`flow/config.mk`:
```
export PLATFORM = sky130hd
export DESIGN_NAME = BreakoutControl
export DESIGN_NICKNAME = BreakoutControl
export VERILOG_FILES = /design/flow/design.v
export SDC_FILE = /design/flow/constraint.sdc
export NUM_CORES = 4
export LEC_CHECK = 0
export CAP_MARGIN = 20
export CORE_MARGIN = 2
export CORE_UTILIZATION = 50
export SLEW_MARGIN = 20
```
`flow/constraint.sdc`:
```
create_clock -name core_clock -period 5.87 [get_ports {clk_50}]
set_input_delay 1.1740 -clock core_clock [delete_from_list [all_inputs] [get_ports {clk_50}]]
set_output_delay 1.1740 -clock core_clock [all_outputs]
set_load 0.01 [all_outputs]
```
`flow/design.v`:
```
module Block(clk, en, rst, start, ballx, bally, x, y, hitx, topbotcol, LRcol);
input clk, en, rst, start;
input [9:0] ballx, bally, x, y;
output reg hitx, topbotcol, LRcol;
reg [3:0] S, NS;
parameter
Start = 4'd0,
init = 4'd1,
display = 4'd2,
hit = 4'd3,
tb = 4'd4,
lr = 4'd5;
always@(posedge clk or negedge rst)
begin
    if(rst == 1'b0)
        S <= Start;
    else if(en)
        S <= NS;
end
always@(*)
case(S)
    Start:
        NS = init;
    init:
        NS = display;
    display:
        if((ballx > x && ballx < x + 40 && bally == y) || (ballx > x && ballx < x + 40 && bally == y + 20))
            NS = tb;
        else if((bally > y && bally < y + 20 && (ballx == x || ballx == x + 1)) || (bally > y && bally < y + 20 && (ballx == x + 40 || ballx == x + 39)))
            NS = lr;
		  else
			   NS = display;
	 lr:
		NS = hit;
	 tb:
	   NS = hit;
    hit:
        NS = hit;
    default:
        NS = S;
endcase
always@(posedge clk or negedge rst)
begin
    if(rst == 1'b0)
    begin
        hitx <= 1'b0;
        topbotcol <= 1'b0;
        LRcol <= 1'b0;
    end
    else if(en)
    begin
        case(S)
            init:
				begin
                hitx <= 1'b0;
                topbotcol <= 1'b0;
                LRcol <= 1'b0;
				end
            display:
				begin
					 begin
                    hitx <= 1'b0;
					 end
				end
				tb:
				begin
                   topbotcol <= 1'b1;
                   hitx <= 1'b1;
				end
				lr:
				begin
                   LRcol <= 1'b1;
                   hitx <= 1'b1;
				end
            hit:
				begin
                topbotcol <= 1'b0;
                LRcol <= 1'b0;
                hitx <= 1'd1;
				end
        endcase
    end
end
endmodule
module Ballmove(rst, clk, clk60, start, topbotcol, LRcol, topbotcol2, LRcol2, topbotcol3, LRcol3, topbotcol4, LRcol4, topbotcol5, LRcol5, topbotcol6, LRcol6, topbotcol7, LRcol7, topbotcol8, LRcol8, topbotcol9, LRcol9, topbotcol10, LRcol10, topbotcol11, LRcol11, topbotcol12, LRcol12, topbotcol13, LRcol13, topbotcol14, LRcol14, topbotcol15, LRcol15, topbotcol16, LRcol16, ceilingcol, walcol, padcol, padAng, ballx, bally, L);
input rst, clk, clk60, start,topbotcol, LRcol, topbotcol2, LRcol2, topbotcol3, LRcol3, topbotcol4, LRcol4, topbotcol5, LRcol5, topbotcol6, LRcol6, topbotcol7, LRcol7, topbotcol8, LRcol8, topbotcol9, LRcol9, topbotcol10, LRcol10, topbotcol11, LRcol11, topbotcol12, LRcol12, topbotcol13, LRcol13, topbotcol14, LRcol14, topbotcol15, LRcol15, topbotcol16, LRcol16, padcol, ceilingcol, walcol;
input [2:0] padAng;
output reg [9:0] ballx, bally;
output reg L;
reg [3:0] S, NS;
reg [2:0] movex, movey;
reg UD;
reg [2:0] LR;
parameter
Start = 4'd0,
Startpos = 4'd1,
Startmove = 4'd2,
Move = 4'd3,
SwitchL = 4'd4,
SwitchR = 4'd8,
Switchy = 4'd5,
Padcol = 4'd6,
Done = 4'd7,
Startx = 10'd160,
Starty = 10'd100;
always@(posedge clk or negedge rst)
begin
    if(rst == 1'b0)
        S <= Start;
    else if(clk60)
        S <= NS;
end
always@(*)
begin
    case(S)
        Start:
            NS = Startpos;
        Startpos:
         if(start == 1'b0)
				NS = Startmove;
			else
				NS = Startpos;
		Startmove:
			NS = Move;
		Move:
			if(topbotcol == 1'b1 || topbotcol2 == 1'b1 || topbotcol3 == 1'b1 || topbotcol4 == 1'b1 || topbotcol5 == 1'b1 || topbotcol6 == 1'b1 || topbotcol7 == 1'b1 || topbotcol8 == 1'b1 || topbotcol9 == 1'b1 || topbotcol10 == 1'b1 || topbotcol11 == 1'b1 || topbotcol12 == 1'b1 || topbotcol13 == 1'b1 || topbotcol14 == 1'b1 || topbotcol15 == 1'b1 || topbotcol16 == 1'b1)
				NS = Switchy;
			else
			if(bally == 10'd1)
				NS = Switchy;
			else
			if(ballx == 10'd2)
				NS = SwitchL;
			else
			if(ballx == 10'd1)
				NS = SwitchL;
			else
			if(ballx == 10'd318)
				NS = SwitchR;
			else
			if(ballx == 10'd319)
				NS = SwitchR;
			else
			if(LRcol == 1'b1 || LRcol2 == 1'b1 || LRcol3 == 1'b1 || LRcol4 == 1'b1 || LRcol5 == 1'b1 || LRcol6 == 1'b1 || LRcol7 == 1'b1 || LRcol8 == 1'b1 || LRcol9 == 1'b1 || LRcol10 == 1'b1 || LRcol11 == 1'b1 || LRcol12 == 1'b1 || LRcol13 == 1'b1 || LRcol14 == 1'b1 || LRcol15 == 1'b1 || LRcol16 == 1'b1)
				NS = SwitchL;
			else
			if(padcol == 1'b1)
				NS = Padcol;
			else
			if(bally == 240)
				NS = Done;
			else
				NS = Move;
		Switchy:
			NS = Move;
		SwitchL:
			NS = Move;
		SwitchR:
			NS = Move;
		Padcol:
			NS = Move;
		Done:
			NS = Done;
		default:
			NS = S;
	endcase
end
always@(posedge clk or negedge rst)
begin
	if(rst == 1'b0)
	begin
		ballx <= 10'd160;
		bally <= 10'd100;
		UD <= 1'b0;
		LR <= 3'd0;
		L <= 1'b0;
		movex <= 3'd0;
		movey <= 3'd0;
	end
	else if(clk60)
	begin
		case(S)
			Start: 
			begin
				ballx <= 10'd160;
				bally <= 10'd100;
			end
			Startmove:
			begin
				movex <= 3'd0;
				movey <= 3'd1;
			end
			Move:
			begin
			if(UD == 1'b0 && LR == 3'd0)
			begin
				ballx <= ballx;
				bally <= bally + 1;
			end
			else if(UD == 1'b0 && LR == 3'd1)
			begin
				ballx <= ballx - 1;
				bally <= bally + 1;
			end
			else if(UD == 1'b0 && LR == 3'd2)
			begin
				ballx <= ballx - 2;
				bally <= bally + 1;
			end
			else if(UD == 1'b0 && LR == 3'd3)
			begin
				ballx <= ballx + 1;
				bally <= bally + 1;
			end
			else if(UD == 1'b0 && LR == 3'd4)
			begin
				ballx <= ballx + 2;
				bally <= bally + 1;
			end
			else if(UD == 1'b1 && LR == 3'd0)
			begin
				ballx <= ballx;
				bally <= bally - 1;
			end
			else if(UD == 1'b1 && LR == 3'd1)
			begin
				ballx <= ballx - 1;
				bally <= bally - 1;
			end
			else if(UD == 1'b1 && LR == 3'd2)
			begin
				ballx <= ballx - 2;
				bally <= bally - 1;
			end
			else if(UD == 1'b1 && LR == 3'd3)
			begin
				ballx <= ballx + 1;
				bally <= bally - 1;
			end
			else if(UD == 1'b1 && LR == 3'd4)
			begin
				ballx <= ballx + 2;
				bally <= bally - 1;
			end
			else
			begin
				bally <= ballx;
				bally <= bally;
			end
			end
			Switchy:
			begin
				if(UD == 1'b1)
				begin
					bally <= bally + 2;
					UD <= 1'b0;
				end
				else
				begin
					bally <= bally - 2;
					UD <= 1'b1;
				end
			end
			SwitchL:
			begin
				if(LR == 3'd1)
				begin
					ballx <= ballx + 2;
					LR <= 3'd3;
				end
				else if(LR == 3'd2)
				begin
					ballx <= ballx + 3;
					LR <= 3'd4;
				end
				else
				begin
					LR <= LR;
				end
			end
			SwitchR:
			begin
				if(LR == 3'd3)
				begin
					ballx <= ballx - 2;
					LR <= 3'd1;
				end
				else if(LR == 3'd4)
				begin
					ballx <= ballx - 3;
					LR <= 3'd2;
				end
				else
				begin
					LR <= LR;
				end
			end
			Padcol:
			begin
				bally <= bally - 1;
				UD <= 1'b1;
				case(padAng)
					3'd0:
					begin
						LR <= 3'd2;
					end
					3'd1:
					begin
						LR <= 3'd1;
					end
					3'd2:
					begin
						LR <= 3'd0;
					end
					3'd3:
					begin
						LR <= 3'd3;
					end
					3'd4:
					begin
						LR <= 3'd4;
					end
				endcase
			end
			Done:
			begin
				L <= 1'b1;
			end
		endcase
	end
end
endmodule
module Paddlemove(rst, clk, clk60, L, R, start, ballx, bally, padx, pady, Padcol, PadAng);
input rst, clk, clk60, L, R, start;
input [9:0] ballx, bally;
output reg Padcol;
output reg [2:0] PadAng;
output reg [9:0] padx, pady;
reg [3:0] S,NS;
parameter
PadW = 8'd80,
PadH = 5'd20,
PadStartX = 10'd100,
PadStartY = 10'd200,
ScreenW = 10'd320,
ScreenH = 10'd240,
Start = 4'd0,
Wait = 4'd1,
MoveL = 4'd2,
MoveR = 4'd3;
always@(posedge clk or negedge rst)
begin
    if(rst == 1'b0)
        S <= Start;
    else if(clk60)
        S <= NS;
end
always@(*)
    case(S)
        Start:
            if(start == 1'b0)
                NS = Wait;
            else
                NS = Start;
        Wait:
            if(L == 1'b0)
                NS = MoveL;
            else
            if(R == 1'b0)
                NS = MoveR;
            else
            if(L^~R == 1'b0)
                NS = Wait;
            else
                NS = Wait;
        MoveL:
            if(L == 1'b0)
                NS = MoveL;
            else
                NS = Wait;
        MoveR:
            if(R == 1'b0)
                NS = MoveR;
            else
                NS = Wait;
        default:
            NS = S;
    endcase
always@(posedge clk or negedge rst)
begin
    if(rst == 1'b0)
    begin
        padx <= PadStartX;
        pady <= PadStartY;
        Padcol <= 1'b0;
        PadAng <= 3'd0;
    end
    else if(clk60)
    begin
        case(S)
            Wait:
				begin
                if(ballx > padx && ballx < padx + 17 && bally == pady)
					 begin
                    Padcol <= 1'b1;
                    PadAng <= 3'd0;
					 end
                else
                if(ballx > padx + 16 && ballx < padx + 33 && bally == pady)
					 begin
                    Padcol <= 1'b1;
                    PadAng <= 3'd1;
					 end
                else
                if(ballx > padx + 32 && ballx < padx + 49 && bally == pady)
					 begin
                    Padcol <= 1'b1;
                    PadAng <= 3'd2;
					 end
                else
                if(ballx > padx + 48 && ballx < padx + 65 && bally == pady)
					 begin
                    Padcol <= 1'b1;
                    PadAng <= 3'd3;
					 end
                else
                if(ballx > padx + 64 && ballx < padx + 80 && bally == pady)
					 begin
                    Padcol <= 1'b1;
                    PadAng <= 3'd4;
					 end
                else
					 begin
                    padx <= padx;
                    Padcol <= 1'b0;
					 end
            end
            MoveL:
				begin
                if(ballx > padx && ballx < padx + 17 && bally == pady)
					 begin
                    Padcol <= 1'b1;
                    PadAng <= 3'd0;
					 end
                else
                if(ballx > padx + 16 && ballx < padx + 33 && bally == pady)
					 begin
                    Padcol <= 1'b1;
                    PadAng <= 3'd1;
					 end
                else
                if(ballx > padx + 32 && ballx < padx + 49 && bally == pady)
					 begin
                    Padcol <= 1'b1;
                    PadAng <= 3'd2;
					 end
                else
                if(ballx > padx + 48 && ballx < padx + 65 && bally == pady)
					 begin
                    Padcol <= 1'b1;
                    PadAng <= 3'd3;
					 end
                else
                if(ballx > padx + 64 && ballx < padx + 80 && bally == pady)
					 begin
                    Padcol <= 1'b1;
                    PadAng <= 3'd4;
					 end
                else
                if(padx == 10'd0)
					 begin
                    padx <= padx;
					 end
                else
					 begin
                    padx <= padx - 1;
                    Padcol <= 1'b0;
					 end
				end
            MoveR:
				begin
                if(ballx > padx && ballx < padx + 17 && bally == pady)
					 begin
                    Padcol <= 1'b1;
                    PadAng <= 3'd0;
					 end
                else
                if(ballx > padx + 16 && ballx < padx + 33 && bally == pady)
					 begin
                    Padcol <= 1'b1;
                    PadAng <= 3'd1;
					 end
                else
                if(ballx > padx + 32 && ballx < padx + 49 && bally == pady)
					 begin
                    Padcol <= 1'b1;
                    PadAng <= 3'd2;
					 end
                else
                if(ballx > padx + 48 && ballx < padx + 65 && bally == pady)
					 begin
                    Padcol <= 1'b1;
                    PadAng <= 3'd3;
					 end
                else
                if(ballx > padx + 64 && ballx < padx + 80 && bally == pady)
					 begin
                    Padcol <= 1'b1;
                    PadAng <= 3'd4;
					 end
                else
                if(padx == 10'd240)
					 begin
                    padx <= padx;
					 end
                else
					 begin
                    padx <= padx + 1;
                    Padcol <= 1'b0;
					 end
				end
            endcase
		end
	end
endmodule
module Display(clk, rst, x, y, ballx, bally, paddlex, paddley, block1x, block1y, block2x, block2y, block3x, block3y, block4x, block4y, block5x, block5y, block6x, block6y, block7x, block7y, block8x, block8y, block9x, block9y, block10x, block10y, block11x, block11y, block12x, block12y, block13x, block13y, block14x, block14y, block15x, block15y, block16x, block16y, hit1, hit2, hit3, hit4, hit5, hit6, hit7, hit8, hit9, hit10, hit11, hit12, hit13, hit14, hit15, hit16, start, done, L, W, color);
input clk, rst, start, hit1, hit2, hit3, hit4, hit5, hit6, hit7, hit8, hit9, hit10, hit11, hit12, hit13, hit14, hit15, hit16, done, W, L;
input [9:0] x, y, ballx, bally, paddlex, paddley, block1x, block1y, block2x, block2y, block3x, block3y, block4x, block4y, block5x, block5y, block6x, block6y, block7x, block7y, block8x, block8y, block9x, block9y, block10x, block10y, block11x, block11y, block12x, block12y, block13x, block13y, block14x, block14y, block15x, block15y, block16x, block16y;
output reg [2:0] color;
reg [8:0] shift;
reg [7:0] S, NS;
parameter
Start = 8'd0,
xypos = 8'd1,
black = 8'd2,
colour = 8'd3,
white = 8'd4,
Begin = 8'd5,
Win = 8'd6,
Loss = 8'd7;
always@(posedge clk or negedge rst)
begin
	if(rst == 1'b0)
		S<= Start;
	else 
		S<= NS;
end
always@(*)
begin
case(S)
	Start:
		if(start == 1'b0)
			NS = xypos;
		else
			NS = Start;
	xypos:
		if((x > paddlex && x < paddlex + 80 && y < paddley + 10 && y > paddley) || (x > ballx - 2 && x < ballx + 2 && y > bally - 2 && y < bally + 2) && L == 1'b0 && W == 1'b0)
			NS = black;
		else if(x > block1x && x < block1x + 40 && y > block1y && y < block1y + 20 && hit1 == 1'b0 && L == 1'b0 && W == 1'b0)
			NS = colour;
		else if(x > block2x && x < block2x + 40 && y > block2y && y < block2y + 20 && hit2 == 1'b0 && L == 1'b0 && W == 1'b0)
			NS = colour;
		else if(x > block3x && x < block3x + 40 && y > block3y && y < block3y + 20 && hit3 == 1'b0 && L == 1'b0 && W == 1'b0)
			NS = colour;
		else if(x > block4x && x < block4x + 40 && y > block4y && y < block4y + 20 && hit4 == 1'b0 && L == 1'b0 && W == 1'b0)
			NS = colour;
		else if(x > block5x && x < block5x + 40 && y > block5y && y < block5y + 20 && hit5 == 1'b0 && L == 1'b0 && W == 1'b0)
			NS = colour;
		else if(x > block6x && x < block6x + 40 && y > block6y && y < block6y + 20 && hit6 == 1'b0 && L == 1'b0 && W == 1'b0)
			NS = colour;
		else if(x > block7x && x < block7x + 40 && y > block7y && y < block7y + 20 && hit7 == 1'b0 && L == 1'b0 && W == 1'b0)
			NS = colour;
		else if(x > block8x && x < block8x + 40 && y > block8y && y < block8y + 20 && hit8 == 1'b0 && L == 1'b0 && W == 1'b0)
			NS = colour;
		else if(x > block9x && x < block9x + 40 && y > block9y && y < block9y + 20 && hit9 == 1'b0 && L == 1'b0 && W == 1'b0)
			NS = colour;
		else if(x > block10x && x < block10x + 40 && y > block10y && y < block10y + 20 && hit10 == 1'b0 && L == 1'b0 && W == 1'b0)
			NS = colour;
		else if(x > block11x && x < block11x + 40 && y > block11y && y < block11y + 20 && hit11 == 1'b0 && L == 1'b0 && W == 1'b0)
			NS = colour;
		else if(x > block12x && x < block12x + 40 && y > block12y && y < block12y + 20 && hit12 == 1'b0 && L == 1'b0 && W == 1'b0)
			NS = colour;
		else if(x > block13x && x < block13x + 40 && y > block13y && y < block13y + 20 && hit13 == 1'b0 && L == 1'b0 && W == 1'b0)
			NS = colour;
		else if(x > block14x && x < block14x + 40 && y > block14y && y < block14y + 20 && hit14 == 1'b0 && L == 1'b0 && W == 1'b0)
			NS = colour;
		else if(x > block15x && x < block15x + 40 && y > block15y && y < block15y + 20 && hit15 == 1'b0 && L == 1'b0 && W == 1'b0)
			NS = colour;
		else if(x > block16x && x < block16x + 40 && y > block16y && y < block16y + 20 && hit16 == 1'b0 && L == 1'b0 && W == 1'b0)
			NS = colour;
		else if(L == 1'b1)
			NS = Loss;
		else if(W == 1'b1)
			NS = Win;
		else 
			NS = white;
	black:
		NS = xypos;
	colour:
		NS = xypos;
	white:
		NS = xypos;
	Win:
		NS = xypos;
	Loss:
		NS = xypos;
	default:
		NS = S;
endcase
end
always@(posedge clk or negedge rst)
begin
	if(rst == 1'b0)
	begin
		color <= 3'b111;
	end
	else
	begin
		case (S)
			Start:
			begin
			color <= 3'b000;
			end
			black:
			begin
			color <= 3'b001;
			end
			colour:
			begin
			color <= 3'b010;
			end
			white:
			begin
			color <= 3'b011;
			end
			Win:
			begin
			color <= 3'b100;
			end
			Loss:
			begin
			color <= 3'b101;
			end
			default:
			begin
			color <= 3'b111;
			end
		endcase
	end
end
endmodule
module BreakoutControl(clk_50, strt, rst, L, R, tick, color, pix_x, pix_y, ball_x, ball_y, pad_x, bricks, win, lose);
input clk_50;
input strt, rst, L, R;
input tick;
output [2:0] color;
output [8:0] pix_x;
output [7:0] pix_y;
output [9:0] ball_x;
output [9:0] ball_y;
output [9:0] pad_x;
output [15:0] bricks;
output win, lose;
parameter 
Start = 4'd0,
Play = 4'd1,
Win = 4'd2,
Lose = 4'd3,
block1x = 10'd1,
block1y = 10'd50,
block2x = 10'd41,
block2y = 10'd50,
block3x = 10'd81,
block3y = 10'd50,
block4x = 10'd121,
block4y = 10'd50,
block5x = 10'd161,
block5y = 10'd50,
block6x = 10'd201,
block6y = 10'd50,
block7x = 10'd241,
block7y = 10'd50,
block8x = 10'd281,
block8y = 10'd50,
block9x = 10'd1,
block9y = 10'd19,
block10x = 10'd41,
block10y = 10'd19,
block11x = 10'd81,
block11y = 10'd19,
block12x = 10'd121,
block12y = 10'd19,
block13x = 10'd161,
block13y = 10'd19,
block14x = 10'd201,
block14y = 10'd19,
block15x = 10'd241,
block15y = 10'd19,
block16x = 10'd281,
block16y = 10'd19;
wire [2:0] color;
reg [3:0] S,NS;
reg W, done, start_state, ph25; 
reg [9:0] x, y;
wire [9:0] ballx, bally, padx, pady;
wire [2:0] PadAng;
wire padcol, topbotcol, LRcol, topbotcol2, LRcol2, topbotcol3, LRcol3, topbotcol4, LRcol4, topbotcol5, LRcol5, topbotcol6, LRcol6, topbotcol7, LRcol7, topbotcol8, LRcol8, topbotcol9, LRcol9, topbotcol10, LRcol10, topbotcol11, LRcol11, topbotcol12, LRcol12, topbotcol13, LRcol13, topbotcol14, LRcol14, topbotcol15, LRcol15, topbotcol16, LRcol16, ceilingcol, walcol, Lo;
wire Hit1, Hit2, Hit3, Hit4, Hit5, Hit6, Hit7, Hit8, Hit9, Hit10, Hit11, Hit12, Hit13, Hit14, Hit15, Hit16;
wire clk60;
assign clk60 = tick;
Paddlemove pad(rst, clk_50, clk60, L, R, strt, ballx, bally, padx, pady, padcol, PadAng);
Block blk1(clk_50, clk60, rst, strt, ballx, bally, block1x, block1y, Hit1, topbotcol, LRcol);
Block blk2(clk_50, clk60, rst, strt, ballx, bally, block2x, block2y, Hit2, topbotcol2, LRcol2);
Block blk3(clk_50, clk60, rst, strt, ballx, bally, block3x, block3y, Hit3, topbotcol3, LRcol3);
Block blk4(clk_50, clk60, rst, strt, ballx, bally, block4x, block4y, Hit4, topbotcol4, LRcol4);
Block blk5(clk_50, clk60, rst, strt, ballx, bally, block5x, block5y, Hit5, topbotcol5, LRcol5);
Block blk6(clk_50, clk60, rst, strt, ballx, bally, block6x, block6y, Hit6, topbotcol6, LRcol6);
Block blk7(clk_50, clk60, rst, strt, ballx, bally, block7x, block7y, Hit7, topbotcol7, LRcol7);
Block blk8(clk_50, clk60, rst, strt, ballx, bally, block8x, block8y, Hit8, topbotcol8, LRcol8);
Block blk9(clk_50, clk60, rst, strt, ballx, bally, block9x, block9y, Hit9, topbotcol9, LRcol9);
Block blk10(clk_50, clk60, rst, strt, ballx, bally, block10x, block10y, Hit10, topbotcol10, LRcol10);
Block blk11(clk_50, clk60, rst, strt, ballx, bally, block11x, block11y, Hit11, topbotcol11, LRcol11);
Block blk12(clk_50, clk60, rst, strt, ballx, bally, block12x, block12y, Hit12, topbotcol12, LRcol12);
Block blk13(clk_50, clk60, rst, strt, ballx, bally, block13x, block13y, Hit13, topbotcol13, LRcol13);
Block blk14(clk_50, clk60, rst, strt, ballx, bally, block14x, block14y, Hit14, topbotcol14, LRcol14);
Block blk15(clk_50, clk60, rst, strt, ballx, bally, block15x, block15y, Hit15, topbotcol15, LRcol15);
Block blk16(clk_50, clk60, rst, strt, ballx, bally, block16x, block16y, Hit16, topbotcol16, LRcol16);
Ballmove ball(rst, clk_50, clk60, strt, topbotcol, LRcol, topbotcol2, LRcol2, topbotcol3, LRcol3, topbotcol4, LRcol4, topbotcol5, LRcol5, topbotcol6, LRcol6, topbotcol7, LRcol7, topbotcol8, LRcol8, topbotcol9, LRcol9, topbotcol10, LRcol10, topbotcol11, LRcol11, topbotcol12, LRcol12, topbotcol13, LRcol13, topbotcol14, LRcol14, topbotcol15, LRcol15, topbotcol16, LRcol16, ceilingcol, walcol, padcol, PadAng, ballx, bally, Lo);
Display dis(clk_50, rst, x, y, ballx, bally, padx, pady, block1x, block1y, block2x, block2y, block3x, block3y, block4x, block4y, block5x, block5y, block6x, block6y, block7x, block7y, block8x, block8y, block9x, block9y, block10x, block10y, block11x, block11y, block12x, block12y, block13x, block13y, block14x, block14y, block15x, block15y, block16x, block16y, Hit1, Hit2, Hit3, Hit4, Hit5, Hit6, Hit7, Hit8, Hit9, Hit10, Hit11, Hit12, Hit13, Hit14, Hit15, Hit16, strt, done, Lo, W, color);
assign pix_x = x[8:0];
assign pix_y = y[7:0];
assign ball_x = ballx;
assign ball_y = bally;
assign pad_x = padx;
assign bricks = {Hit16, Hit15, Hit14, Hit13, Hit12, Hit11, Hit10, Hit9, Hit8, Hit7, Hit6, Hit5, Hit4, Hit3, Hit2, Hit1};
assign win = W;
assign lose = Lo;
always @(posedge clk_50 or negedge rst) begin
	if (rst == 1'b0) begin
		ph25 <= 0;
	end else begin
		ph25 <= ~ph25;
	end
end
always @(posedge clk_50 or negedge rst) begin
	if (rst == 1'b0) begin
		x <= 0;
		y <= 0;
	end else if (ph25 == 1'b0) begin
		if (x == 10'd320) begin
			x <= 0;
			if (y == 10'd240) begin
				y <= 0;
			end else begin
				y <= y + 10'd1;
			end
		end else begin
			x <= x + 10'd1;
		end
	end
end
always@(posedge clk_50 or negedge rst)
begin
	if(rst == 1'b0)
		S<= Start;
	else 
		S<= NS;
end
always@(*)
begin
case(S)
	Start:
		if(strt == 1'b0)
			NS = Play;
		else 
			NS = Start;
	Play:
		if(Hit1 == 1'b1 && Hit2 == 1'b1 && Hit3 == 1'b1 && Hit4 == 1'b1 && Hit5 == 1'b1 && Hit6 == 1'b1 && Hit7 == 1'b1 && Hit8 == 1'b1 && Hit9 == 1'b1 && Hit10 == 1'b1 && Hit11 == 1'b1 && Hit12 == 1'b1 && Hit13 == 1'b1 && Hit14 == 1'b1 && Hit15 == 1'b1 && Hit16 == 1'b1)
			NS = Win;
		else 
			if(Lo == 1'b1)
				NS = Lose;
			else
			NS = Play;
	Win:
		NS = Win;
	Lose: 
		NS = Lose;
	default:
		NS = S;
endcase
end
always@(posedge clk_50 or negedge rst)
begin
	if(rst == 1'b0)
	begin 
		done <= 1'b0;
		W <= 1'b0;
		start_state <= 1'b1;
	end
	else 
	begin
		case (S)
			Start:
			begin
				done <= 1'b0;
				W <= 1'b0;
			end
			Win:
			begin
				W <= 1'b1;
			end
		endcase
	end
end
endmodule	
```
`flow/run.sh`:
```
#!/bin/bash
# the make line also repeats each setting of config.mk as NAME=value (left out here)
make -C /OpenROAD-flow-scripts/flow DESIGN_CONFIG=/design/flow/config.mk WORK_HOME=/design/flow/orfs CLKGATE_MAP_FILE= finish
```
==> results.sh, run 1 <==
# physical design summary
export IMPL_status="complete, no violations"
export IMPL_yosys_cells=2025
export IMPL_peakVddDrop_mv=0.261
export IMPL_worstPathMaxFanout=18
export IMPL_async_flop_share_pct=100
export IMPL_ys_warn_count=5
export IMPL_seqPwrFrac_pct=27.9
export IMPL_critPathTopFamily="simple AND/OR/NAND/NOR gates"
export IMPL_required_ps=6350
export IMPL_vias_per_cell=6.33
export IMPL_aoi_share_pct=22.2
export IMPL_die_y_um=190
export IMPL_combinationalPowerShare_pct=48.6
export IMPL_relSlewSlack_pct=31.4
export IMPL_yosysTopAreaCell="dfrtp_1"
export IMPL_power_uw=7790
export IMPL_fin_worst_skew_ps=25.1
export IMPL_clkTransAtPathRegs_ps=60
export IMPL_drv_slew=0
export IMPL_drv_cap=0
export IMPL_grt_pass1_vias=14800
export IMPL_ys_flop_type="dfrtp_1"
export IMPL_powerClk_uw=1830
export IMPL_fa_ha_area_share_pct=11.2
export IMPL_hp_start="S[1]$_DFF_PN0_"
export IMPL_final_cells=2488
export IMPL_drt_first_pass_iters=5
export IMPL_setup_slack_ps=1360
export IMPL_yosysMostFrequentCell="dfrtp_1"
export IMPL_p_int_uw=4410
export IMPL_antennaDiodeCount=0
export IMPL_power_switching_uw=3380
export IMPL_hpwl_um=40200
export IMPL_grt_pass1_wl_um=87100
export IMPL_overflow=0
export IMPL_cts_sinks=235
export IMPL_numCtsBuffers=28
export IMPL_fin_crit_ps=4510
export IMPL_mux_area_share_pct=1.76
export IMPL_slowest_stage="nor4_4"
export IMPL_ctsRootBufferMaster="clkbuf_16"
export IMPL_area_leaders="dfrtp_1 (29%), ha_1 (11%), dfstp_2 (5.0%), o21ai_0 (4.5%), xnor2_1 (4.4%)"
export IMPL_rows=68
export IMPL_synth_xor_area_share_pct=5.60
export IMPL_top_logic_kind="AND-OR/OR-AND gates"
export IMPL_pin_count=74
export IMPL_hold_path_end="S[1]$_DFF_PN0_"
export IMPL_power_density_mw_per_mm2=407
export IMPL_port_buffers=73
export IMPL_pg_comb_uw=3790
export IMPL_crit_path_max_incr_delay_ps=730
export IMPL_synthSimpleGateAreaFrac_pct=19.1
export IMPL_die_x_um=190
export IMPL_routedWlPerCell_um=22.3
export IMPL_core_sq_mm=0.0344
export IMPL_nFillCells=3216
export IMPL_place_gp_congestion=0.980
export IMPL_power_top_group="combinational cells"
export IMPL_fin_tns_setup_ps=0
export IMPL_core_util_floorplan_pct=50.5
export IMPL_ys_chip_area_sq_mm=0.0173
export IMPL_crit_chain="inv_1, ha_1, a21oi_1, nor2_1, xnor2_1, ha_1, a21oi_1, nor4b_1, mux2_2, a211oi_1, a32o_1, nor4_4, a21boi_2, xnor2_1"
export IMPL_post_route_period_util_pct=76.8
export IMPL_postCtsSetupRepairBufs=0
export IMPL_rsz0062_at_grt="false"
export IMPL_cp_arrival_ps=4990
export IMPL_drt_iter0_drc=1369
export IMPL_final_util_pct=55.7
export IMPL_max_freq_mhz=222
export IMPL_insertion_delay_ps=580
export IMPL_cts_tree="built"
export IMPL_crit_end="pad.padx[9]$_DFFE_PN0P_"
export IMPL_holdBufCountCts=0
export IMPL_p_leak_uw=0.00807
export IMPL_drt_wl_total_um=55400
export IMPL_synth_seq_area_share_pct=34.1
export IMPL_synthCells=2025
export IMPL_worstRegToRegCells=14
export IMPL_hp_class="flip-flop to flip-flop"
export IMPL_synth_nets=2186
export IMPL_antenna_found_initial=0
export IMPL_die_area_sq_mm=0.0362
export IMPL_rr_startpoint="pad.padx[5]$_DFFE_PN1P_"
export IMPL_endpoint_kind="flip-flop"
export IMPL_clkPwrFrac_pct=23.5
export IMPL_worstSetupPathDepth=14
export IMPL_finalHoldViolCount=0
export IMPL_synth_top_area_share_pct=29.1
export IMPL_cp_startpoint="pad.padx[5]$_DFFE_PN1P_"
export IMPL_critPathLaunchType="flip-flop"
export IMPL_seq_power_uw=2170
export IMPL_timing_rr_end="pad.padx[9]$_DFFE_PN0P_"
export IMPL_worst_pin_slew_ps=1010
export IMPL_warning_count=61
export IMPL_ys_types=83
export IMPL_cts_buffer_depth=3
export IMPL_syn_area_sq_mm=0.0173
export IMPL_placed_cells=2436
export IMPL_place_ws_ps=1460
export IMPL_grt_max_degree=206
export IMPL_track_usage_pct=30.8
export IMPL_rrSetupSlack_ps=1360
export IMPL_numSynthFlops=235
export IMPL_vias=15800
export IMPL_post_cts_resized=0
export IMPL_common_cells="dfrtp_1 (202), nand2_1 (187), nor2_1 (159)"
export IMPL_edf_count=0
export IMPL_crit_buf_inv=1
export IMPL_drtAntennaViolNets=0
export IMPL_setup_viol=0
export IMPL_p_sw_share_pct=43.4
export IMPL_avgSynthCellArea_sq_um=8.57
export IMPL_crit_type="flip-flop to flip-flop"
export IMPL_areaGrowthSynthToFinish_pct=10.4
export IMPL_ctsHtreeMaxLevel=1
export IMPL_nets=2172
export IMPL_min_path_cells=1
export IMPL_drc=0
## metal layers
layer  share of wire, %  track usage (%)  routed length [um]
met2                 46             49.6               25600
met3                5.7             3.61                3150
met4                4.9             13.6                2720
met5                  0                0                   0
met1                 43             41.8               24000
## per-stage QoR
step	area [sq um]	hold WS [ps]
floorplan	17300	430
global placement	18200	445
detailed placement	18200	454
CTS	19100	470
global route	19100	485
finish	19100	469
## cell type report
class | instances | area [sq um] | share of cell area (%)
timing repair buffer | 92 | 905 | 4.72
multi-input combinational | 1554 | 10400 | 54.3
tap | 455 | 569 | 2.97
clock inverter | 10 | 166 | 0.869
clock buffer | 42 | 813 | 4.25
inverter | 100 | 375 | 1.96
sequential | 235 | 5920 | 30.9
==> run 2: changes to the inputs <==
Settings changed: CAP_MARGIN 20 to 40, CORE_UTILIZATION 50 to 72, CTS_CLUSTER_SIZE from default to 86, GPL_ROUTABILITY_DRIVEN from default to 1, MAX_ROUTING_LAYER from default to met5, PLACE_DENSITY from default to 0.38.
Clock period 5.87 ns to 2.35 ns, I/O delays scaled along.
==> results.sh, run 2 <==
# yosys + openroad results
export IMPL_status="aborted with a tool error"
export IMPL_stop_stage="clock tree synthesis"
export IMPL_error_line="[ERROR DPL-0033] detailed placement checks failed during check placement."
export IMPL_port_buffers=73
export IMPL_synthSimpleGateAreaFrac_pct=19.1
export IMPL_die_area_sq_mm=0.0253
export IMPL_numSynthFlops=235
export IMPL_die_x_um=159
export IMPL_yosys_cells=2025
export IMPL_core_sq_mm=0.0235
export IMPL_rows=56
export IMPL_hpwl_um=46500
export IMPL_core_util_floorplan_pct=73.7
export IMPL_die_y_um=159
export IMPL_mux_area_share_pct=1.76
export IMPL_synth_seq_area_share_pct=34.1
export IMPL_synth_nets=2186
export IMPL_ys_flop_type="dfrtp_1"
export IMPL_async_flop_share_pct=100
export IMPL_place_gp_congestion=1.16
export IMPL_common_cells="dfrtp_1 (202), nand2_1 (187), nor2_1 (159)"
export IMPL_area_leaders="dfrtp_1 (29%), ha_1 (11%), dfstp_2 (5.0%), o21ai_0 (4.5%), xnor2_1 (4.4%)"
export IMPL_yosysMostFrequentCell="dfrtp_1"
export IMPL_synth_top_area_share_pct=29.1
export IMPL_syn_area_sq_mm=0.0173
export IMPL_edf_count=0
export IMPL_synthCells=2025
export IMPL_ys_chip_area_sq_mm=0.0173
export IMPL_avgSynthCellArea_sq_um=8.57
export IMPL_placed_area_sq_mm=0.0210
export IMPL_place_ws_ps=-1120
export IMPL_aoi_share_pct=22.2
export IMPL_ys_types=83
export IMPL_fa_ha_area_share_pct=11.2
export IMPL_yosysTopAreaCell="dfrtp_1"
export IMPL_top_logic_kind="AND-OR/OR-AND gates"
export IMPL_ys_warn_count=5
export IMPL_synth_xor_area_share_pct=5.60
export IMPL_pin_count=74
[run 2: metrics by stage]
step | cells | total power (uW) | hold slack [ps]
2_1_floorplan | 2025 | 12200 | 174
3_3_place_gp | 2659 | 17500 | 433
3_5_place_dp | 2659 | 18400 | 436
==> run 3: changes to the inputs <==
Settings changed: ABC_AREA from default to 1, CAP_MARGIN 40 to 30, CORE_MARGIN 2 to 7, CORE_UTILIZATION 72 to 40, CTS_CLUSTER_SIZE 86 to default, GPL_ROUTABILITY_DRIVEN 1 to default, MAX_ROUTING_LAYER met5 to default, PLACE_DENSITY 0.38 to default, SLEW_MARGIN 20 to 40, TNS_END_PERCENT from default to 100.
Clock period 2.35 ns to 6.76 ns, I/O delays scaled along.
==> results.sh, run 3 <==
# physical design summary
export IMPL_core_util_floorplan_pct=40.6
export IMPL_overflow=0
export IMPL_syn_area_sq_mm=0.0184
export IMPL_rsz0062_at_grt="false"
export IMPL_min_path_cells=2
export IMPL_antennaDiodeCount=0
export IMPL_power_switching_uw=3050
export IMPL_aoi_share_pct=14.9
export IMPL_numCtsBuffers=28
export IMPL_pg_comb_uw=3220
export IMPL_p_leak_uw=0.00970
export IMPL_holdWs_ps=435
export IMPL_drv_slew=0
export IMPL_hp_class="flip-flop to flip-flop"
export IMPL_core_sq_mm=0.0454
export IMPL_setup_viol=0
export IMPL_place_ws_ps=3270
export IMPL_die_x_um=229
export IMPL_antenna_found_initial=0
export IMPL_postCtsSetupRepairBufs=0
export IMPL_rr_startpoint="pad.padx[0]$_DFFE_PN0P_"
export IMPL_fin_crit_ps=3570
export IMPL_crit_end="ball_x[7]"
export IMPL_rrSetupSlack_ps=3250
export IMPL_fin_tns_setup_ps=0
export IMPL_cts_buffer_depth=3
export IMPL_synth_seq_area_share_pct=32.2
export IMPL_worst_pin_slew_ps=881
export IMPL_crit_chain="clkdlybuf4s50_1"
export IMPL_synth_nets=2711
export IMPL_synthSimpleGateAreaFrac_pct=27.8
export IMPL_relSlewSlack_pct=41.3
export IMPL_clkTransAtPathRegs_ps=60
export IMPL_post_cts_resized=0
export IMPL_edf_count=0
export IMPL_worstRegToRegCells=19
export IMPL_cts_sinks=235
export IMPL_max_freq_mhz=280
export IMPL_pin_count=74
export IMPL_mux_area_share_pct=0.0544
export IMPL_grt_pass1_vias=17100
export IMPL_nets=2719
export IMPL_area_leaders="dfrtp_1 (27%), nand2_1 (12%), ha_1 (10%), inv_1 (6.2%), a21oi_1 (5.1%)"
export IMPL_combinationalPowerShare_pct=47.7
export IMPL_drt_iter0_drc=1452
export IMPL_grt_pass1_wl_um=94300
export IMPL_fa_ha_area_share_pct=10.6
export IMPL_p_sw_share_pct=45.2
export IMPL_hp_start="blk3.S[0]$_DFF_PN1_"
export IMPL_drc=0
export IMPL_drt_wl_total_um=59200
export IMPL_power_density_mw_per_mm2=332
export IMPL_power_top_group="combinational cells"
export IMPL_avgSynthCellArea_sq_um=7.22
export IMPL_warning_count=57
export IMPL_rows=78
export IMPL_die_area_sq_mm=0.0522
export IMPL_yosysTopAreaCell="dfrtp_1"
export IMPL_holdBufCountCts=0
export IMPL_crit_path_max_incr_delay_ps=990
export IMPL_seqPwrFrac_pct=28.7
export IMPL_yosysMostFrequentCell="nand2_1"
export IMPL_drtAntennaViolNets=0
export IMPL_numSynthFlops=235
export IMPL_grt_max_degree=166
export IMPL_final_cell_area_sq_mm=0.0204
export IMPL_port_buffers=73
export IMPL_yosys_cells=2550
export IMPL_worstPathMaxFanout=23
export IMPL_areaGrowthSynthToFinish_pct=10.6
export IMPL_crit_buf_inv=1
export IMPL_clkPwrFrac_pct=23.6
export IMPL_vias_per_cell=5.50
export IMPL_hold_path_end="blk3.S[0]$_DFF_PN1_"
export IMPL_peakVddDrop_mv=0.221
export IMPL_required_ps=5410
export IMPL_ys_flop_type="dfrtp_1"
export IMPL_ctsHtreeMaxLevel=1
export IMPL_ctsRootBufferMaster="clkbuf_16"
export IMPL_drt_first_pass_iters=7
export IMPL_post_route_period_util_pct=52.8
export IMPL_endpoint_kind="primary output"
export IMPL_seq_power_uw=1940
export IMPL_finalHoldViolCount=0
export IMPL_synthCells=2550
export IMPL_track_usage_pct=21.9
export IMPL_ys_chip_area_sq_mm=0.0184
export IMPL_fin_worst_skew_ps=15.5
export IMPL_synth_top_area_share_pct=27.4
export IMPL_p_int_uw=3700
export IMPL_setup_slack_ps=3190
export IMPL_cp_arrival_ps=2220
export IMPL_placed_area_sq_mm=0.0194
export IMPL_vias=17500
export IMPL_async_flop_share_pct=100
export IMPL_cp_startpoint="ball.ballx[7]$_DFFE_PN1P_"
export IMPL_die_y_um=229
export IMPL_timing_rr_end="pad.padx[3]$_DFFE_PN0P_"
export IMPL_synth_xor_area_share_pct=4.35
export IMPL_powerClk_uw=1600
export IMPL_drv_cap=0
export IMPL_status="complete, no violations"
export IMPL_slowest_stage="dfstp_2"
export IMPL_insertion_delay_ps=560
export IMPL_common_cells="nand2_1 (599), inv_1 (302), nor2_1 (234)"
export IMPL_ys_types=70
export IMPL_ys_warn_count=5
export IMPL_cts_tree="built"
export IMPL_top_logic_kind="simple AND/OR/NAND/NOR gates"
export IMPL_critPathLaunchType="flip-flop"
export IMPL_critPathTopFamily="flip-flops"
export IMPL_routedWlPerCell_um=18.6
export IMPL_crit_type="flip-flop to primary output"
export IMPL_place_gp_congestion=0.968
export IMPL_worstSetupPathDepth=1
export IMPL_hpwl_um=44800
[run 3: stage by stage]
| step | util [%] | total power [uW] | cells |
|---|---|---|---|
| 2_1_floorplan | - | 4120 | 2550 |
| 3_3_place_gp | 42.6 | 5070 | 3127 |
| 3_5_place_dp | 42.6 | 5130 | 3127 |
| 4_1_cts | 44.8 | 6760 | 3176 |
| 5_1_grt | 44.9 | 7280 | 3177 |
| 6_report | 44.9 | 6760 | 3177 |
[run 3: cell type report]
cell class,count,area (sq um)
clock inverters,8,133
multi-input cells,1875,10600
flip-flops and latches,235,5920
repair buffers,82,833
clock buffers,41,860
inverters,336,1260
fillers,4645,25000
well taps,600,751
[run 3: routing by layer]
layer	vias to the layer above	track usage [%]	wire length [um]
li1	8417	-	-
met2	544	36.2	27400
met3	112	2.27	3170
met4	0	6.36	1700
met5	-	0	0
met1	8387	30.1	26900
==> run 4: changes to the inputs <==
Settings changed: ABC_AREA 1 to default, CAP_MARGIN 30 to 20, CORE_MARGIN 7 to 2, SLEW_MARGIN 40 to 20, TNS_END_PERCENT 100 to default.
Clock period 6.76 ns to 3.8 ns, I/O delays scaled along.
==> results.sh, run 4 <==
# physical design summary
export IMPL_ys_warn_count=5
export IMPL_warning_count=57
export IMPL_fin_worst_skew_ps=14.0
export IMPL_logic_area_sq_mm=0.0104
export IMPL_edf_count=0
export IMPL_hp_class="primary input to async pin"
export IMPL_max_freq_mhz=279
export IMPL_core_sq_mm=0.0430
export IMPL_status="complete, no violations"
export IMPL_drc=0
export IMPL_endpoint_kind="flip-flop"
export IMPL_seq_power_uw=2960
export IMPL_cts_sinks=235
export IMPL_power_density_mw_per_mm2=635
export IMPL_setup_slack_ps=217
export IMPL_nFillCells=4166
export IMPL_antennaDiodeCount=0
export IMPL_drt_first_pass_iters=5
export IMPL_ys_chip_area_sq_mm=0.0173
export IMPL_post_route_period_util_pct=94.3
export IMPL_combinationalPowerShare_pct=54.9
export IMPL_common_cells="dfrtp_1 (202), nand2_1 (187), nor2_1 (159)"
export IMPL_place_gp_congestion=0.921
export IMPL_nets=2284
export IMPL_ctsRootBufferMaster="clkbuf_16"
export IMPL_regArea_sq_mm=0.00592
export IMPL_track_usage_pct=25.0
export IMPL_cp_arrival_ps=4030
export IMPL_grt_pass1_wl_um=88800
export IMPL_rr_startpoint="ball.bally[1]$_DFFE_PN0P_"
export IMPL_rows=76
export IMPL_clkPwrFrac_pct=22.1
export IMPL_drv_slew=0
export IMPL_synthCells=2025
export IMPL_avgSynthCellArea_sq_um=8.57
export IMPL_cts_buffer_depth=3
export IMPL_synthSimpleGateAreaFrac_pct=19.1
export IMPL_synth_seq_area_share_pct=34.1
export IMPL_ys_types=83
export IMPL_ctsHtreeMaxLevel=1
export IMPL_power_switching_uw=5490
export IMPL_fin_crit_ps=3580
export IMPL_slowest_stage="dfrtp_1"
export IMPL_peakVddDrop_mv=0.353
export IMPL_mux_area_share_pct=1.76
export IMPL_routedWlPerCell_um=20.7
export IMPL_grt_pass1_vias=15500
export IMPL_syn_area_sq_mm=0.0173
export IMPL_top_logic_kind="AND-OR/OR-AND gates"
export IMPL_overflow=0
export IMPL_crit_type="flip-flop to flip-flop"
export IMPL_cp_startpoint="ball.bally[1]$_DFFE_PN0P_"
export IMPL_placed_cells=2676
export IMPL_setup_viol=0
export IMPL_drt_iter0_drc=1405
export IMPL_insertion_delay_ps=570
export IMPL_synth_nets=2186
export IMPL_critPathTopFamily="simple AND/OR/NAND/NOR gates"
export IMPL_vias_per_cell=5.89
export IMPL_worstRegToRegCells=16
export IMPL_numCtsBuffers=28
export IMPL_clkTransAtPathRegs_ps=60
export IMPL_yosysTopAreaCell="dfrtp_1"
export IMPL_pin_count=74
export IMPL_critPathLaunchType="flip-flop"
export IMPL_crit_buf_inv=2
export IMPL_yosysMostFrequentCell="dfrtp_1"
export IMPL_die_x_um=212
export IMPL_crit_end="dis.S[3]$_DFF_PN0_"
export IMPL_drt_wl_total_um=56400
export IMPL_yosys_cells=2025
export IMPL_synth_top_area_share_pct=29.1
export IMPL_core_util_floorplan_pct=40.4
export IMPL_finalHoldViolCount=0
export IMPL_grt_max_degree=161
export IMPL_pg_comb_uw=7040
export IMPL_final_cells=2730
export IMPL_aoi_share_pct=22.2
export IMPL_vias=16100
export IMPL_antenna_found_initial=0
export IMPL_rrSetupSlack_ps=220
export IMPL_async_flop_share_pct=100
export IMPL_worstSetupPathDepth=16
export IMPL_worstPathMaxFanout=4
export IMPL_fa_ha_area_share_pct=11.2
export IMPL_die_y_um=212
export IMPL_final_util_pct=47.0
export IMPL_place_ws_ps=-42.8
export IMPL_areaGrowthSynthToFinish_pct=16.5
export IMPL_die_area_sq_mm=0.0450
export IMPL_drtAntennaViolNets=0
export IMPL_p_sw_share_pct=42.7
export IMPL_relSlewSlack_pct=43.1
export IMPL_required_ps=4250
export IMPL_worst_path_most_repeated_cell="ha_1"
export IMPL_cts_tree="built"
export IMPL_p_leak_uw=0.00864
export IMPL_power_top_group="combinational cells"
export IMPL_port_buffers=73
export IMPL_numSynthFlops=235
export IMPL_worst_pin_slew_ps=832
export IMPL_ys_flop_type="dfrtp_1"
export IMPL_synth_xor_area_share_pct=5.60
export IMPL_p_int_uw=7360
export IMPL_powerClk_uw=2840
export IMPL_drv_cap=0
export IMPL_timing_rr_end="dis.S[3]$_DFF_PN0_"
export IMPL_area_leaders="dfrtp_1 (29%), ha_1 (11%), dfstp_2 (5.0%), o21ai_0 (4.5%), xnor2_1 (4.4%)"
export IMPL_crit_path_max_incr_delay_ps=370
export IMPL_seqPwrFrac_pct=23.0
export IMPL_hpwl_um=41700
export IMPL_crit_chain="inv_1, ha_1, nand2_1, or3_1, or3_4, xor2_1, ha_1, o21a_1, o22ai_1, a2111oi_2, nand3_1, a31o_2, a221oi_2, buf_4, a211oi_1, and3b_1"
==> run 4: final cells by class <==
| class | instances | area share, % |
|---|---|---|
| Timing Repair Buffer | 204 | 8.76 |
| Clock buffer | 41 | 4.05 |
| Tap cell | 585 | 3.62 |
| Sequential cell | 235 | 29.3 |
| Clock inverter | 11 | 0.780 |
| Multi-Input combinational cell | 1554 | 51.6 |
| Inverter | 100 | 1.86 |
==> run 4: per-layer routing <==
layer	global-route usage, %	routed length (um)	vias up
li1	-	-	7536
met1	35.0	25500	7881
met2	40.4	25600	543
met3	2.66	3290	115
met4	8.54	1990	0
met5	0	0	-
==> run 4: metrics by stage <==
step | hold WS [ps] | cell area [sq um] | power (uW) | setup TNS (ps)
4_1_cts | 184 | 20200 | 12800 | 0
5_1_grt | 218 | 20200 | 13700 | -14.5
6_report | 157 | 20200 | 12800 | 0
3_5_place_dp | 454 | 19200 | 9900 | -42.8
3_3_place_gp | 440 | 19200 | 9790 | 0
2_1_floorplan | 430 | 17300 | 7290 | 0
==> run 4: repair_timing <==
action,4_1_cts,5_1_grt
setup endpoints to repair,2,19
gates cloned,0,0
pin swaps,1,2
gates resized,1,9
buffers inserted,2,0
hold buffers,0,0
==> run 5: changes to the inputs <==
Settings changed: ABC_AREA from default to 1, CORE_ASPECT_RATIO from default to 0.5, CORE_MARGIN 2 to 4, CTS_CLUSTER_DIAMETER from default to 50, GPL_ROUTABILITY_DRIVEN from default to 0, TNS_END_PERCENT from default to 30.
Clock period 3.8 ns to 7.34 ns, I/O delays scaled along.
==> results.sh, run 5 <==
# physical design summary
export IMPL_required_ps=5870
export IMPL_p_leak_uw=0.00967
export IMPL_drtAntennaViolNets=0
export IMPL_final_cell_area_sq_mm=0.0203
export IMPL_yosysTopAreaCell="dfrtp_1"
export IMPL_avgSynthCellArea_sq_um=7.22
export IMPL_drv_slew=0
export IMPL_core_sq_mm=0.0453
export IMPL_insertion_delay_ps=590
export IMPL_die_x_um=311
export IMPL_ys_warn_count=5
export IMPL_ctsRootBufferMaster="clkbuf_16"
export IMPL_common_cells="nand2_1 (599), inv_1 (302), nor2_1 (234)"
export IMPL_vias=17200
export IMPL_numCtsBuffers=26
export IMPL_die_area_sq_mm=0.0497
export IMPL_drt_wl_total_um=58000
export IMPL_ctsHtreeMaxLevel=1
export IMPL_overflow=0
export IMPL_fin_worst_skew_ps=42.3
export IMPL_rr_startpoint="ball.ballx[4]$_DFFE_PN0P_"
export IMPL_fa_ha_area_share_pct=10.6
export IMPL_nets=2719
export IMPL_critPathLaunchType="flip-flop"
export IMPL_die_y_um=160
export IMPL_power_density_mw_per_mm2=305
export IMPL_critPathTopFamily="flip-flops"
export IMPL_rsz0062_at_grt="false"
export IMPL_powerClk_uw=1430
export IMPL_p_int_uw=3340
export IMPL_areaGrowthSynthToFinish_pct=10.3
export IMPL_drt_iter0_drc=1691
export IMPL_yosys_cells=2550
export IMPL_postCtsSetupRepairBufs=0
export IMPL_holdBufCountCts=0
export IMPL_drc=0
export IMPL_numSynthFlops=235
export IMPL_routedWlPerCell_um=18.3
export IMPL_syn_area_sq_mm=0.0184
export IMPL_peakVddDrop_mv=0.154
export IMPL_worstPathMaxFanout=16
export IMPL_ys_types=70
export IMPL_status="complete, no violations"
export IMPL_timing_rr_end="dis.S[1]$_DFF_PN0_"
export IMPL_vias_per_cell=5.43
export IMPL_fin_tns_setup_ps=0
export IMPL_power_switching_uw=2850
export IMPL_hp_start="blk11.S[0]$_DFF_PN1_"
export IMPL_pin_count=74
export IMPL_drv_cap=0
export IMPL_grt_pass1_wl_um=92300
export IMPL_drt_first_pass_iters=6
export IMPL_synthCells=2550
export IMPL_hpwl_um=43900
export IMPL_power_top_group="combinational cells"
export IMPL_grt_pass1_vias=16400
export IMPL_synth_xor_area_share_pct=4.35
export IMPL_crit_type="flip-flop to primary output"
export IMPL_warning_count=57
export IMPL_slowest_stage="dfrtp_1"
export IMPL_seqPwrFrac_pct=28.5
export IMPL_clkTransAtPathRegs_ps=70
export IMPL_hold_path_end="blk11.S[0]$_DFF_PN1_"
export IMPL_cts_sinks=235
export IMPL_track_usage_pct=22.9
export IMPL_crit_chain="clkdlybuf4s50_1"
export IMPL_antenna_found_initial=1
export IMPL_crit_buf_inv=1
export IMPL_area_leaders="dfrtp_1 (27%), nand2_1 (12%), ha_1 (10%), inv_1 (6.2%), a21oi_1 (5.1%)"
export IMPL_async_flop_share_pct=100
export IMPL_finalHoldViolCount=0
export IMPL_hp_class="flip-flop to flip-flop"
export IMPL_post_route_period_util_pct=51.2
export IMPL_post_cts_resized=0
export IMPL_crit_end="ball_x[4]"
export IMPL_pg_comb_uw=3000
export IMPL_relSlewSlack_pct=28.4
export IMPL_core_util_floorplan_pct=40.6
export IMPL_holdWs_ps=437
export IMPL_power_uw=6190
export IMPL_cts_buffer_depth=3
export IMPL_cp_arrival_ps=2290
export IMPL_synth_seq_area_share_pct=32.2
export IMPL_antennaDiodeCount=0
export IMPL_fin_crit_ps=3760
export IMPL_setup_viol=0
export IMPL_worst_pin_slew_ps=1070
export IMPL_cp_startpoint="ball.ballx[4]$_DFFE_PN0P_"
export IMPL_top_logic_kind="simple AND/OR/NAND/NOR gates"
export IMPL_seq_power_uw=1770
export IMPL_synth_top_area_share_pct=27.4
export IMPL_max_freq_mhz=266
export IMPL_p_sw_share_pct=46.1
export IMPL_synth_nets=2711
export IMPL_crit_path_max_incr_delay_ps=1000
export IMPL_placed_area_sq_mm=0.0194
export IMPL_mux_area_share_pct=0.0544
export IMPL_ys_flop_type="dfrtp_1"
export IMPL_rrSetupSlack_ps=3650
export IMPL_cts_tree="built"
export IMPL_synthSimpleGateAreaFrac_pct=27.8
export IMPL_min_path_cells=2
export IMPL_worstRegToRegCells=15
export IMPL_worstSetupPathDepth=1
export IMPL_ys_chip_area_sq_mm=0.0184
export IMPL_yosysMostFrequentCell="nand2_1"
export IMPL_edf_count=0
export IMPL_port_buffers=73
export IMPL_rows=55
export IMPL_combinationalPowerShare_pct=48.3
export IMPL_aoi_share_pct=14.9
export IMPL_clkPwrFrac_pct=23.1
export IMPL_grt_max_degree=176
export IMPL_endpoint_kind="primary output"
## run 5: through the flow
| step | std cells | setup slack [ps] | utilization [%] |
|---|---|---|---|
| finish | 3176 | 3580 | 44.8 |
| global route | 3176 | 3420 | 44.8 |
| CTS | 3176 | 3550 | 44.8 |
| detailed placement | 3128 | 3750 | 42.7 |
| global placement | 3128 | 3830 | 42.7 |
| floorplan | 2550 | 4350 | - |
## run 5: final cells by class
type	instances	area, sq um
sequential	235	5920
timing repair buffer	84	828
fill	4605	25000
multi-input combinational	1875	10600
inverter	336	1260
clock buffer	32	703
tap	598	748
clock inverter	16	231
## run 5: layer usage
layer,track usage [%],wire length (um),vias up
li1,-,-,8418
met1,33.3,27500,8133
met2,34.4,24000,593
met3,5.71,5280,92
met4,5.01,1290,0
met5,0,0,-
==> run 6: changes to the inputs <==
Settings changed: ABC_AREA 1 to default, CORE_ASPECT_RATIO 0.5 to default, CORE_MARGIN 4 to 2, CORE_UTILIZATION 40 to 59, CTS_CLUSTER_DIAMETER 50 to default, GPL_ROUTABILITY_DRIVEN 0 to default, SETUP_SLACK_MARGIN from default to 1.81, TNS_END_PERCENT 30 to default.
Clock period 7.34 ns to 6.76 ns, I/O delays scaled along.
==> results.sh, run 6 <==
# physical design summary
export IMPL_p_int_uw=3790
export IMPL_crit_end="pad.padx[9]$_DFFE_PN0P_"
export IMPL_rsz0062_at_grt="false"
export IMPL_power_top_group="combinational cells"
export IMPL_yosys_cells=2025
export IMPL_track_usage_pct=34.1
export IMPL_areaGrowthSynthToFinish_pct=9.31
export IMPL_synth_seq_area_share_pct=34.1
export IMPL_vias_per_cell=6.60
export IMPL_drv_cap=0
export IMPL_overflow=0
export IMPL_slowest_stage="nor4_1"
export IMPL_power_switching_uw=2900
export IMPL_die_y_um=175
export IMPL_edf_count=0
export IMPL_grt_pass1_wl_um=83700
export IMPL_drc=0
export IMPL_powerClk_uw=1520
export IMPL_fin_tns_setup_ps=0
export IMPL_async_flop_share_pct=100
export IMPL_critPathTopFamily="simple AND/OR/NAND/NOR gates"
export IMPL_synthCells=2025
export IMPL_area_leaders="dfrtp_1 (29%), ha_1 (11%), dfstp_2 (5.0%), o21ai_0 (4.5%), xnor2_1 (4.4%)"
export IMPL_grt_pass1_vias=15100
export IMPL_pg_comb_uw=3250
export IMPL_core_util_floorplan_pct=60.1
export IMPL_numCtsBuffers=25
export IMPL_vias=15900
export IMPL_seq_power_uw=1920
export IMPL_ctsRootBufferMaster="clkbuf_16"
export IMPL_crit_type="flip-flop to flip-flop"
export IMPL_worstSetupPathDepth=15
export IMPL_crit_chain="inv_1, nor4_1, nor2_1, inv_1, a21oi_1, nor2_1, xnor2_1, ha_1, o21ai_0, a22oi_1, o21ai_0, a32o_1, nor4_4, a21boi_2, xnor2_1"
export IMPL_clkTransAtPathRegs_ps=60
export IMPL_nets=2165
export IMPL_hold_path_end="W$_DFFE_PN0P_"
export IMPL_drt_iter0_drc=1689
export IMPL_synth_nets=2186
export IMPL_ys_flop_type="dfrtp_1"
export IMPL_top_logic_kind="AND-OR/OR-AND gates"
export IMPL_crit_buf_inv=2
export IMPL_place_gp_congestion=0.990
export IMPL_die_area_sq_mm=0.0308
export IMPL_common_cells="dfrtp_1 (202), nand2_1 (187), nor2_1 (159)"
export IMPL_yosysMostFrequentCell="dfrtp_1"
export IMPL_mux_area_share_pct=1.76
export IMPL_hp_start="S[1]$_DFF_PN0_"
export IMPL_synth_xor_area_share_pct=5.60
export IMPL_drv_slew=0
export IMPL_critPathLaunchType="flip-flop"
export IMPL_syn_area_sq_mm=0.0173
export IMPL_ctsHtreeMaxLevel=1
export IMPL_relSlewSlack_pct=28.5
export IMPL_clkPwrFrac_pct=22.7
export IMPL_antennaDiodeCount=0
export IMPL_crit_path_max_incr_delay_ps=830
export IMPL_finalHoldViolCount=0
export IMPL_power_density_mw_per_mm2=353
export IMPL_p_sw_share_pct=43.4
export IMPL_combinationalPowerShare_pct=48.6
export IMPL_postCtsSetupRepairBufs=0
export IMPL_peakVddDrop_mv=0.215
export IMPL_worstPathMaxFanout=18
export IMPL_status="complete, no violations"
export IMPL_synth_top_area_share_pct=29.1
export IMPL_drt_wl_total_um=53100
export IMPL_hpwl_um=38700
export IMPL_rrSetupSlack_ps=2330
export IMPL_core_sq_mm=0.0289
export IMPL_drtAntennaViolNets=0
export IMPL_rr_startpoint="pad.padx[2]$_DFFE_PN1P_"
export IMPL_grt_max_degree=166
export IMPL_cp_arrival_ps=4890
export IMPL_die_x_um=175
export IMPL_routedWlPerCell_um=22.1
export IMPL_timing_rr_end="pad.padx[9]$_DFFE_PN0P_"
export IMPL_place_ws_ps=2420
export IMPL_seqPwrFrac_pct=28.7
export IMPL_post_route_period_util_pct=65.5
export IMPL_antenna_found_initial=1
export IMPL_avgSynthCellArea_sq_um=8.57
export IMPL_cts_tree="built"
export IMPL_pin_count=74
export IMPL_max_freq_mhz=226
export IMPL_rows=62
export IMPL_min_path_cells=1
export IMPL_ys_warn_count=5
export IMPL_numSynthFlops=235
export IMPL_aoi_share_pct=22.2
export IMPL_insertion_delay_ps=560
export IMPL_cts_buffer_depth=3
export IMPL_endpoint_kind="flip-flop"
export IMPL_port_buffers=73
export IMPL_ys_chip_area_sq_mm=0.0173
export IMPL_hp_class="flip-flop to flip-flop"
export IMPL_cts_sinks=235
export IMPL_yosysTopAreaCell="dfrtp_1"
export IMPL_setup_slack_ps=2330
export IMPL_p_leak_uw=0.00804
export IMPL_fa_ha_area_share_pct=11.2
export IMPL_fin_crit_ps=4430
export IMPL_setup_viol=0
export IMPL_fin_worst_skew_ps=25.1
export IMPL_warning_count=61
export IMPL_required_ps=7220
export IMPL_holdBufCountCts=0
export IMPL_drt_first_pass_iters=10
export IMPL_post_cts_resized=0
export IMPL_synthSimpleGateAreaFrac_pct=19.1
export IMPL_worst_pin_slew_ps=1050
export IMPL_cp_startpoint="pad.padx[2]$_DFFE_PN1P_"
export IMPL_ys_types=83
export IMPL_worstRegToRegCells=15
run 6: layer usage:
layer / vias to the layer above / GRT usage (%) / part of all wire, %
met5: - / 0 / 0.028
met4: 2 / 16.0 / 5.0
met3: 173 / 4.50 / 7.5
met2: 721 / 54.2 / 45
met1: 7691 / 46.5 / 42
li1: 7305 / - / -
run 6: metrics by stage:
stage | total power, uW | cell area, sq um | utilization [%] | cells | hold slack, ps
after floorplan | 4100 | 17300 | - | 2025 | 430
after global placement | 5020 | 18000 | 62.5 | 2361 | 436
after detailed placement | 5090 | 18000 | 62.5 | 2361 | 444
after CTS | 6620 | 19000 | 65.7 | 2407 | 457
after global routing | 7110 | 19000 | 65.7 | 2407 | 477
final | 6690 | 19000 | 65.7 | 2407 | 452
run 6: area by class of cell:
class / instances / area, sq um
tap: 384 / 480
sequential: 235 / 5920
clock inverter: 11 / 170
timing repair buffer: 88 / 875
inverter: 100 / 375
clock buffer: 35 / 743
multi-input combinational: 1554 / 10400
fill: 2448 / 9900
==> run 7: changes to the inputs <==
Settings changed: ABC_AREA from default to 0, CAP_MARGIN 20 to 30, CELL_PAD_IN_SITES_DETAIL_PLACEMENT from default to 2, CORE_MARGIN 2 to 9, CORE_UTILIZATION 59 to 40, GPL_ROUTABILITY_DRIVEN from default to 0, GPL_TIMING_DRIVEN from default to 0, MIN_ROUTING_LAYER from default to met2, SETUP_SLACK_MARGIN 1.81 to default, TNS_END_PERCENT from default to 25.
==> results.sh, run 7 <==
# yosys + openroad results
export IMPL_yosys_cells=2025
export IMPL_numCtsBuffers=30
export IMPL_numSynthFlops=235
export IMPL_ys_types=83
export IMPL_synth_nets=2186
export IMPL_ys_flop_type="dfrtp_1"
export IMPL_syn_area_sq_mm=0.0173
export IMPL_core_sq_mm=0.0424
export IMPL_ctsRootBufferMaster="clkbuf_16"
export IMPL_placed_area_sq_mm=0.0189
export IMPL_common_cells="dfrtp_1 (202), nand2_1 (187), nor2_1 (159)"
export IMPL_cts_buffer_depth=3
export IMPL_synthSimpleGateAreaFrac_pct=19.1
export IMPL_place_ws_ps=865
export IMPL_avgSynthCellArea_sq_um=8.57
export IMPL_post_cts_resized=0
export IMPL_core_util_floorplan_pct=40.9
export IMPL_ys_chip_area_sq_mm=0.0173
export IMPL_overflow=84
export IMPL_track_usage_pct=70.9
export IMPL_synth_top_area_share_pct=29.1
export IMPL_postCtsSetupRepairBufs=0
export IMPL_port_buffers=73
export IMPL_cts_sinks=235
export IMPL_ctsHtreeMaxLevel=1
export IMPL_rows=75
export IMPL_area_leaders="dfrtp_1 (29%), ha_1 (11%), dfstp_2 (5.0%), o21ai_0 (4.5%), xnor2_1 (4.4%)"
export IMPL_top_logic_kind="AND-OR/OR-AND gates"
export IMPL_placed_cells=2678
export IMPL_die_y_um=226
export IMPL_yosysMostFrequentCell="dfrtp_1"
export IMPL_die_area_sq_mm=0.0512
export IMPL_yosysTopAreaCell="dfrtp_1"
export IMPL_stop_stage="global routing"
export IMPL_die_x_um=226
export IMPL_hpwl_um=65700
export IMPL_edf_count=0
export IMPL_mux_area_share_pct=1.76
export IMPL_holdBufCountCts=0
export IMPL_synth_seq_area_share_pct=34.1
export IMPL_pin_count=74
export IMPL_error_line="[ERROR GRT-0232] Routing congestion too high. Check the congestion heatmap in the GUI."
export IMPL_synthCells=2025
export IMPL_async_flop_share_pct=100
export IMPL_status="aborted with a tool error"
export IMPL_synth_xor_area_share_pct=5.60
export IMPL_aoi_share_pct=22.2
export IMPL_fa_ha_area_share_pct=11.2
export IMPL_ys_warn_count=5
[run 7: routing by layer]
layer	track usage, %	GRT overflow
met1	-	-
met2	73.2	16
met3	77.2	35
met4	57.8	22
met5	60.8	11
[run 7: through the flow]
step	total power (uW)	utilization, %	hold WS (ps)
global placement	5150	44.3	440
detailed placement	5690	44.5	471
CTS	7680	46.7	482
floorplan	4100	-	430
No activity file was given, so power comes from the tool's default toggle rates.
